== try-amber ==
// parameterized_signed_alu
module parameterized_signed_alu #(parameter in_data_width=16,out_data_width=16,arith_out_data_width=32)(
input signed [in_data_width-1:0]A,B,
input clk,rst,
input [3:0]alu_fn,
output shift_flag,arith_flag,logic_flag,cmp_flag,carry_out,
output [out_data_width-1:0]shift_out,logic_out,cmp_out,
output signed[arith_out_data_width-1:0] arith_out
);
For scale: ~5900 cells after synthesis, about 120 I/O pins.
clock: 86.1 ns
lec_check: 0
abc_area: 0
cap_margin: 35
cell_pad_in_sites_detail_placement: 0
core_margin: 2
core_utilization: 23
cts_cluster_diameter: 164
cts_cluster_size: 98
max_routing_layer: met4
place_density: 0.79
slew_margin: 40
tns_end_percent: 10
run.sh (not shown) runs the stock make flow with config.mk's settings and CLKGATE_MAP_FILE=.
try-amber ended with every stage complete and zero timing, DRC or antenna violations.
Input changes introduced in try-delta (baseline for comparison: try-amber):
- CORE_UTILIZATION: 23 -> 72
- PLACE_DENSITY_LB_ADDON: unset -> 0.27
- TNS_END_PERCENT: 10 -> unset
- CTS_CLUSTER_DIAMETER: 164 -> 27
- CTS_CLUSTER_SIZE: 98 -> 25
- PLACE_DENSITY: 0.79 -> unset
- the clock period (ns, I/O delays scaled along): 86.1 -> 116.0
### Flow results
try-delta vs try-amber, design area went down by 11%.
Diff try-delta..try-amber | combined area of all synthesized cells | unchanged
In try-delta the worst slew margin relative to its limit turned out 1.2 points lower than in try-amber.
In terms of multi-input combinational gate total, try-amber and try-delta differ only marginally.
Relative to try-delta, the following input files were edited for try-pepper:
- CTS_CLUSTER_DIAMETER changed from 27 to 164
- TNS_END_PERCENT newly set to 15
- CAP_MARGIN changed from 35 to 20
- PLACE_DENSITY_LB_ADDON removed (was 0.27)
- CTS_CLUSTER_SIZE changed from 25 to 98
- CORE_UTILIZATION changed from 72 to 23
- the clock period (ns, I/O delays scaled along) changed from 116.0 to 86.1
### Flow results
The run showing the smaller total number of tap cells is try-delta. Going from try-delta to try-pepper, final instance area has increased, final routed DRC violation total has remained practically unchanged, synthesis-to-finish area growth has increased, starting density of the core has decreased.
The inputs of try-indigo differ from those of try-pepper as listed below.
- SETUP_SLACK_MARGIN newly set to 4.51
- CAP_MARGIN changed from 20 to 35
- HOLD_SLACK_MARGIN newly set to -0.1
- CTS_CLUSTER_SIZE removed (was 98)
- CORE_UTILIZATION changed from 23 to 71
- TNS_END_PERCENT removed (was 15)
- SLEW_MARGIN changed from 40 to 20
- the clock period (ns, I/O delays scaled along) changed from 86.1 to 81.4
Results
Placed standard-cell area, try-pepper and try-indigo: smaller value in try-indigo. try-indigo did not finish; the tool stopped in global routing with error GRT-0228. try-indigo vs try-pepper: setup fix buffers added after clock tree synthesis up. Diff try-pepper..try-indigo | synthesized chip area reported by yosys | unchanged. Row chip area: try-indigo lower / try-pepper higher. Relative to try-pepper, die height has decreased by 190 um in try-indigo.


## run 1
Starting RTL as in the previous note.
make LEC_CHECK=0 CAP_MARGIN=20 CORE_MARGIN=2 CORE_UTILIZATION=70 HOLD_SLACK_MARGIN=-0.1 MAX_ROUTING_LAYER=met4 PLACE_DENSITY=0.62 SLEW_MARGIN=20 finish   # period 80.2 ns
Run 1 did not finish; a tool error ended it in global routing (5_1_grt).
--- input diff run 1..run 2 ---
-- flow/config.mk --
<<< run 1, line 9
export CORE_MARGIN = 2
export CORE_UTILIZATION = 70
export HOLD_SLACK_MARGIN = -0.1
export MAX_ROUTING_LAYER = met4
export PLACE_DENSITY = 0.62
export SLEW_MARGIN = 20
>>> run 2, line 9
export CORE_MARGIN = 2
export CORE_UTILIZATION = 65
export MAX_ROUTING_LAYER = met4
export SLEW_MARGIN = 20
export TNS_END_PERCENT = 5
==> flow/constraint.sdc <==
create_clock -name core_clock -period 79.2 [get_ports {clk}]
set_input_delay 15.8400 -clock core_clock [delete_from_list [all_inputs] [get_ports {clk}]]
set_output_delay 15.8400 -clock core_clock [all_outputs]
set_load 0.01 [all_outputs]
### Flow results
- The final report for run 2 shows a completed flow and a layout that fails verification, specifically max-capacitance violations, max-slew violations, negative setup slack.
- Core utilization before placement, run 1 and run 2: lower on run 2
- Run 2 vs run 1 — worst-case setup slack after placement rose 0.71 ns.
- Run 2 vs run 1 on area after detailed placement: run 2 is the higher one.
- Run 2 -> run 1: number of primary I/O pins delta 0, exact match
- As far as total cell area reported by yosys after synthesis goes, run 1 and run 2 are indistinguishable; the numbers are identical.
- Number of placement rows, run 1 and run 2: larger value in run 2
- Between run 1 and run 2, the count of mapped cells out of synthesis figures differ only marginally.
- [compare] base=run 1 new=run 2: placed instance count went up 122, die size higher.
- Sum of net half-perimeters after detailed placement (higher): run 1
> inputs changed (run 2 -> run 3)
-- flow/config.mk --
<<< run 2, line 9
export CORE_MARGIN = 2
export CORE_UTILIZATION = 65
export MAX_ROUTING_LAYER = met4
export SLEW_MARGIN = 20
export TNS_END_PERCENT = 5
>>> run 3, line 9
export CORE_MARGIN = 2
export CORE_UTILIZATION = 40
export SLEW_MARGIN = 20
==> flow/constraint.sdc <==
create_clock -name core_clock -period 83.2 [get_ports {clk}]
set_input_delay 16.6400 -clock core_clock [delete_from_list [all_inputs] [get_ports {clk}]]
set_output_delay 16.6400 -clock core_clock [all_outputs]
set_load 0.01 [all_outputs]
[summary]
- Summary of run 2 and run 3: one run falls short of a clean finish, namely run 2.
- The flow for run 2 finished, though final verification flagged max-capacitance violations, max-slew violations, negative setup slack.
- Utilization: run 3 and run 2 compared, higher one is run 2
- Sort run 3 and run 2 by total length of routed met2 wires asc -> top: run 2
- Going from run 2 to run 3, met3 routed wirelength shrank by more than half.
- Going from run 2 to run 3, the final wirelength was found to have gone down by about 6%.
--- input diff run 3..run 4 ---
-- flow/config.mk --
<<< run 3, line 9
export CORE_MARGIN = 2
export CORE_UTILIZATION = 40
export SLEW_MARGIN = 20
>>> run 4, line 9
export CORE_MARGIN = 2
export CORE_UTILIZATION = 59
export SLEW_MARGIN = 20
==> flow/constraint.sdc <==
create_clock -name core_clock -period 69.5 [get_ports {clk}]
set_input_delay 13.9000 -clock core_clock [delete_from_list [all_inputs] [get_ports {clk}]]
set_output_delay 13.9000 -clock core_clock [all_outputs]
set_load 0.01 [all_outputs]
[summary]
Of run 3 and run 4, only run 4 never reached the final stage. Reported for run 3 and run 4, hold buffer count at cts turned out identical to the last digit. Average size of a mapped cell: run 4 vs run 3, no meaningful difference. Run 4 vs run 3 on vertical die size: run 4 is the lower one. Simple-gate area share of the yosys netlist came out exactly the same in run 3 and run 4. Run 4 vs. run 3: placement row count now sits lower, post-CTS setup buffer count moved up, post-placement worst setup slack moved down. Row floorplan-stage core utilization: run 4 higher / run 3 lower. Run 4 vs run 3, area of the die went down by about 30%.
Inputs modified between run 4 and run 5:
-- flow/config.mk --
<<< run 4, line 9
export CORE_MARGIN = 2
export CORE_UTILIZATION = 59
export SLEW_MARGIN = 20
>>> run 5, line 9
export CORE_MARGIN = 2
export CORE_UTILIZATION = 58
export SLEW_MARGIN = 20
==> flow/constraint.sdc <==
create_clock -name core_clock -period 79.6 [get_ports {clk}]
set_input_delay 15.9200 -clock core_clock [delete_from_list [all_inputs] [get_ports {clk}]]
set_output_delay 15.9200 -clock core_clock [all_outputs]
set_load 0.01 [all_outputs]
Notes after the runs:
Register bit count reported by yosys: run 4 vs run 5 identical. Run 5 went all the way through the flow, and no timing, DRC or antenna check failed. Comparing run 5 against run 4, there is no change at all in yosys stat chip area. Run 5 ends up with a final RePlAce weighted congestion that is 0.94% lower than in run 4. Run 4 → run 5: die area now sits higher; count of buffers added by post-CTS timing repair for setup went down by about 80%.
Input changes introduced in run 6 (baseline for comparison: run 5):
-- flow/config.mk --
<<< run 5, line 7
export LEC_CHECK = 0
export CAP_MARGIN = 20
export CORE_MARGIN = 2
export CORE_UTILIZATION = 58
export SLEW_MARGIN = 20
>>> run 6, line 7
export LEC_CHECK = 0
export ABC_AREA = 1
export CAP_MARGIN = 20
export CORE_MARGIN = 2
export CORE_UTILIZATION = 72
export CTS_CLUSTER_SIZE = 100
export PLACE_DENSITY = 0.43
export SLEW_MARGIN = 20
==> flow/constraint.sdc <==
create_clock -name core_clock -period 58.4 [get_ports {clk}]
set_input_delay 11.6800 -clock core_clock [delete_from_list [all_inputs] [get_ports {clk}]]
set_output_delay 11.6800 -clock core_clock [all_outputs]
set_load 0.01 [all_outputs]
Findings:
When the final numbers for run 6 and run 5 were put side by side, the horizontal extent of the die turned out to be smaller in run 6.
Synthesized netlist cell count up 11% in run 6 wrt run 5
Synthesized area ends up lower on run 6.
Compared with run 5, in run 6 die area went down 20%; area figure in the yosys stat output lower; sum of net half-perimeters after detailed placement higher; die extent in y has decreased.
Run 6 is listed as incomplete: the tool reported an error in clock tree synthesis (4_1_cts) and the run ended there.
